## run 1
==> flow/design.v <==
`timescale 1ns / 1ps
module cla_slice_part(g,p,a,b);
 input a, b;
 output g;  
 output p;  
 assign g = a & b;
 assign p = a ^ b;
endmodule
module CarryPropagateGenerateUnit( g,p,a,b);
	input  [15:0] a,b;
	output [15:0] g,p;
	cla_slice_part s0(g[0],p[0],a[0],b[0]);
	cla_slice_part s1(g[1],p[1],a[1],b[1]);
	cla_slice_part s2(g[2],p[2],a[2],b[2]);
	cla_slice_part s3(g[3],p[3],a[3],b[3]);
	cla_slice_part s4(g[4],p[4],a[4],b[4]);
	cla_slice_part s5(g[5],p[5],a[5],b[5]);
	cla_slice_part s6(g[6],p[6],a[6],b[6]);
	cla_slice_part s7(g[7],p[7],a[7],b[7]);
	cla_slice_part s8(g[8],p[8],a[8],b[8]);
	cla_slice_part s9(g[9],p[9],a[9],b[9]);
	cla_slice_part s10(g[10],p[10],a[10],b[10]);
	cla_slice_part s11(g[11],p[11],a[11],b[11]);
	cla_slice_part s12(g[12],p[12],a[12],b[12]);
	cla_slice_part s13(g[13],p[13],a[13],b[13]);
	cla_slice_part s14(g[14],p[14],a[14],b[14]);
	cla_slice_part s15(g[15],p[15],a[15],b[15]);
endmodule
module SixteenBitSummationUnit(sum,p,carry,cin);
  input [14:0] carry;
  input cin;
  input [15:0] p;
  output [15:0] sum;
  assign sum[0] = p[0] ^ cin;
  assign sum[1] = p[1] ^ carry[0];
  assign sum[2] = p[2] ^ carry[1];
  assign sum[3] = p[3] ^ carry[2];
  assign sum[4] = p[4] ^ carry[3];
  assign sum[5] = p[5] ^ carry[4];
  assign sum[6] = p[6] ^ carry[5];
  assign sum[7] = p[7] ^ carry[6];
  assign sum[8] = p[8] ^ carry[7];
  assign sum[9] = p[9] ^ carry[8];
  assign sum[10] = p[10] ^ carry[9];
  assign sum[11] = p[11] ^ carry[10];
  assign sum[12] = p[12] ^ carry[11];
  assign sum[13] = p[13] ^ carry[12];
  assign sum[14] = p[14] ^ carry[13];
  assign sum[15] = p[15] ^ carry[14];
endmodule
module four_bit_block_cla(P,G,carry,p,g,cin);
	input [3:0] p,g;
	input cin;
	output [2:0] carry;
	output P,G;
	assign	carry[0] = 	g[0] |
											cin & p[0];
	assign	carry[1] =  g[1] |
											g[0] & p[1] |
											cin  &  p[0] & p[1];
	assign	carry[2] =  g[2] |
											g[1] & p[2] |
											g[0] & p [1] & p[2] |
											cin  & p[0] & p[1] & p[2];
	assign	P = p[0] & p[1] & p[2] & p[3];
	assign	G = g[3] | 
							g[2] & p[3] |
							g[1] & p[2] & p[3] |
							g[0] & p[1] & p[2] & p[3];
endmodule
module cla_16_two_level(sum,cout,a,b,cin);
	input [15:0] a, b;
	input cin;
	output [15:0] sum;
	output  cout;
	wire [15:0]   g, p,carry;  
	wire [3:0]  G,P;
	assign carry[3]  = G[0] | cin & P[0];
	assign carry[7]  = G[1] | G[0] & P[1] | cin & P[0] & P[1]; 
	assign carry[11] = G[2] |
										 G[1] & P[2] |
										 G[0] & P[1] & P[2] | 
										 cin  & P[0] & P[1] & P[2];
	assign cout = G[3] |
								G[2] & P[3] |
								G[1] & P[2] & P[3] |
								G[0] & P[1] & P[2] & P[3] |
								cin   & P[0] & P[1] & P[2] & P[3];
	CarryPropagateGenerateUnit   CPGU( g,p,a,b);
	four_bit_block_cla FBBC0(P[0],G[0],carry[2:0],p[3:0],g[3:0],cin);     
	four_bit_block_cla FBBC1(P[1],G[1],carry[6:4],p[7:4],g[7:4],carry[3]);   
	four_bit_block_cla FBBC2(P[2],G[2],carry[10:8],p[11:8],g[11:8],carry[7]);
	four_bit_block_cla FBBC3(P[3],G[3],carry[14:12],p[15:12],g[15:12],carry[11]); 
	SixteenBitSummationUnit TTBSU(sum,p,carry[14:0],cin);
endmodule
`timescale 1ns / 1ps
module xnew2(
	output reg [15:0] x,
	input [15:0] x0,
	input [15:0] y,
	input cin,
	input reset,
	input stop,
	input clk
	);
	wire [15:0] sum,a,b;
	wire cout;	 
	cla_16_two_level alu(sum,cout,a,b,cin);
	assign a=x;
	assign b=cin?(~y):y;
	always @(posedge clk)
	begin
		if(reset)
		begin
			x<=x0;
		end
		else
		begin
			if(!stop)
			begin
				x<=sum;
			end
			else
			begin
				x<=x;
			end
		end
	end
endmodule
`timescale 1ns / 1ps
module ynew2(
	output reg [15:0] y,
	input [15:0] y0,
	input [15:0] x,
	input cin,
	input reset,
	input stop,
	input clk
	);
	wire [15:0] sum,a,b;
	wire cout;	 
	cla_16_two_level alu(sum,cout,a,b,cin);
	assign a=y;
	assign b=cin?(~x):x;
	always @(posedge clk)
	begin
		if(reset)
		begin
			y<=y0;
		end
		else
		begin
			if(!stop)
			begin
				y<=sum;
			end
			else
			begin
				y<=y;
			end
		end	
	end
endmodule
`timescale 1ns / 1ps
module znew2(
	output reg [15:0] z,
	output zsign,
	input [15:0] z0,
	input [15:0] zrom,
	input cin,
	input reset,
	input stop,
	input clk
	);
	wire [15:0] sum,a,b;
	wire cout;	 
	cla_16_two_level alu(sum,cout,a,b,cin);
	assign a=z;
	assign b=cin?(~zrom):zrom;
	always @(posedge clk)
	begin
		if(reset)
		begin
			z<=z0;
		end
		else
		begin
			if(!stop)
				z<=sum;
			else
				z<=z;
		end	
	end
	assign zsign=z[15];
endmodule
`timescale 1ns / 1ps
module datapathnew2(
	output [15:0] x,
	output [15:0] y,
	input [15:0] z0,
	input [3:0] i,
	input reset,
	input stop,
	input clk
	); 
	parameter xinit=16'b0010_0110_1101_1101;	 
	parameter yinit=16'b0;
	reg [15:0] zrom_q;
	wire [15:0] xval,yval,zval;
	wire [15:0] x0,y0;
	wire [15:0] z;
	wire zsign;
	always @(*)
	begin
		case(i)
			4'd0: zrom_q=16'b0011_0010_0100_0011;
			4'd1: zrom_q=16'b0001_1101_1010_1100;
			4'd2: zrom_q=16'b0000_1111_1010_1101;
			4'd3: zrom_q=16'b0000_0111_1111_0101;
			4'd4: zrom_q=16'b0000_0011_1111_1110;
			4'd5: zrom_q=16'b0000_0001_1111_1111;
			4'd6: zrom_q=16'b0000_0000_1111_1111;
			4'd7: zrom_q=16'b0000_0000_0111_1111;
			4'd8: zrom_q=16'b0000_0000_0011_1111;
			4'd9: zrom_q=16'b0000_0000_0001_1111;
			4'd10: zrom_q=16'b0000_0000_0000_1111;
			4'd11: zrom_q=16'b0000_0000_0000_0111;
			4'd12: zrom_q=16'b0000_0000_0000_0011;
			4'd13: zrom_q=16'b0000_0000_0000_0001;
			4'd14: zrom_q=16'b0;
			4'd15: zrom_q=16'b0;
			default: zrom_q=16'b0;
		endcase
	end
	xnew2 xmod(x,x0,yval,xcin,reset,stop,clk);
	ynew2 ymod(y,y0,xval,ycin,reset,stop,clk);
	znew2 zmod(z,zsign,z0,zval,zcin,reset,stop,clk);
	assign x0=xinit;
	assign y0=yinit;
	assign xval=$signed(x)>>>i;
	assign yval=$signed(y)>>>i;
	assign zval=zrom_q;
	assign xcin=zsign?1'b0:1'b1;
	assign ycin=zsign?1'b1:1'b0;
	assign zcin=zsign?1'b0:1'b1;
endmodule
`timescale 1ns / 1ps
module cordic_sincos(
	input clk,
	input rst,
	input start,
	input [15:0] z0,
	output ready,
	output reg done,
	output [15:0] x,
	output [15:0] y
	);
	reg busy;
	reg [3:0] cnt;
	wire load;
	assign ready = ~busy;
	assign load = rst | (start & ~busy);
	always @(posedge clk)
	begin
		if(rst)
		begin
			busy <= 1'b0;
			cnt <= 4'd0;
			done <= 1'b0;
		end
		else
		begin
			done <= 1'b0;
			if(!busy)
			begin
				cnt <= 4'd0;
				if(start)
					busy <= 1'b1;
			end
			else
			begin
				cnt <= cnt + 4'd1;
				if(cnt == 4'd15)
				begin
					busy <= 1'b0;
					done <= 1'b1;
				end
			end
		end
	end
	datapathnew2 dp(x,y,z0,cnt,load,~busy,clk);
endmodule
clock: 2.64 ns
lec_check: 0
abc_area: 1
cap_margin: 20
core_margin: 2
core_utilization: 72
cts_cluster_diameter: 216
cts_cluster_size: 97
place_density: 0.9
slew_margin: 20
tns_end_percent: 5
run.sh (not shown) runs the stock make flow with config.mk's settings and CLKGATE_MAP_FILE=.
FAIL run 1 @ 4_1_cts: tool exited with error
#### Input delta (run 2 over run 1)
- swapping 72 for 40 in CORE_UTILIZATION
- clearing ABC_AREA, which used to be 1
- clearing PLACE_DENSITY, which used to be 0.9
- clearing CTS_CLUSTER_DIAMETER, which used to be 216
- clearing CTS_CLUSTER_SIZE, which used to be 97
- clearing TNS_END_PERCENT, which used to be 5
- swapping 2.64 for 4.75 in the clock period (ns, I/O delays scaled along)
Net count entering floorplan (higher): run 1
The flow ran to completion for all of run 1 and run 2 but run 1, which stopped partway.
The flow ended early for run 1: it failed with a tool error in 4_1_cts.
Sequential area share after synthesis is higher on run 2
Die outline area: run 2 vs run 1 up about 70%
Prevailing logic family in the synthesized netlist: simple AND/OR/NAND/NOR gates -> run 1, AND-OR/OR-AND gates -> run 2
Measured against run 1, the synthesized cell count of run 2 comes out at 0.77 times the reference value.
Netlist area before placement shrinks by a few percent when moving from run 1 to run 2.
Run 2: x dimension of the die is about 30% higher than what run 1 reported.
Fraction of synthesized cell area in xor and xnor cells sits higher in run 2 than in run 1.
[inputs] run 3 vs run 2
- changing the clock period (ns, I/O delays scaled along) from 4.75 to 5.0
Notes after the runs:
- In the reports for run 3 and run 2, the larger number of global-route vias before repair belongs to run 3.
- Cell count after placement went down slightly going from run 2 to run 3.
- Routed wire in run 3 totals less than in run 2.
- The setup slack after placement reported for run 3 is greater than that of run 2 by 0.20 ns.
- Sequential share of layout area: run 3 vs run 2 — no meaningful difference
- Between run 3 and run 2, it is run 3 whose signed area change from the synthesized netlist to the final layout is lower, by 0.50 points.
- For the routability-driven placement congestion ratio, run 3 came in about 6% higher than run 2 did.
- Run 3 vs run 2 — post-route minimum period rose 0.24 ns.
- Looking at final worst setup slack, run 3 sits above run 2.
Relative to run 3, the following input files were edited for run 4:
- putting GPL_TIMING_DRIVEN at 0 where nothing was set
- swapping 20 for 0 in SLEW_MARGIN
- putting ABC_AREA at 1 where nothing was set
- swapping 20 for 35 in CAP_MARGIN
- putting TNS_END_PERCENT at 40 where nothing was set
- putting CELL_PAD_IN_SITES_GLOBAL_PLACEMENT at 2 where nothing was set
- putting CTS_CLUSTER_DIAMETER at 168 where nothing was set
- putting MAX_ROUTING_LAYER at met4 where nothing was set
Findings:
For run 4, the main kind of combinational logic by area was simple AND/OR/NAND/NOR gates, unlike run 3, where it was AND-OR/OR-AND gates. Run 3 reports its worst setup path endpoint as dp.xmod.x[15] while run 4 reports dp.ymod.y[15]. Per the comparison of run 4 with run 3, final estimated routing congestion in global placement decreased by about 1.7% relative to the old numbers; clock-buffer cell count increased by 1 relative to the old numbers; final worst-path setup slack increased by 0.77 ns relative to the old numbers; vertical die size increased by 2.0 um relative to the old numbers.
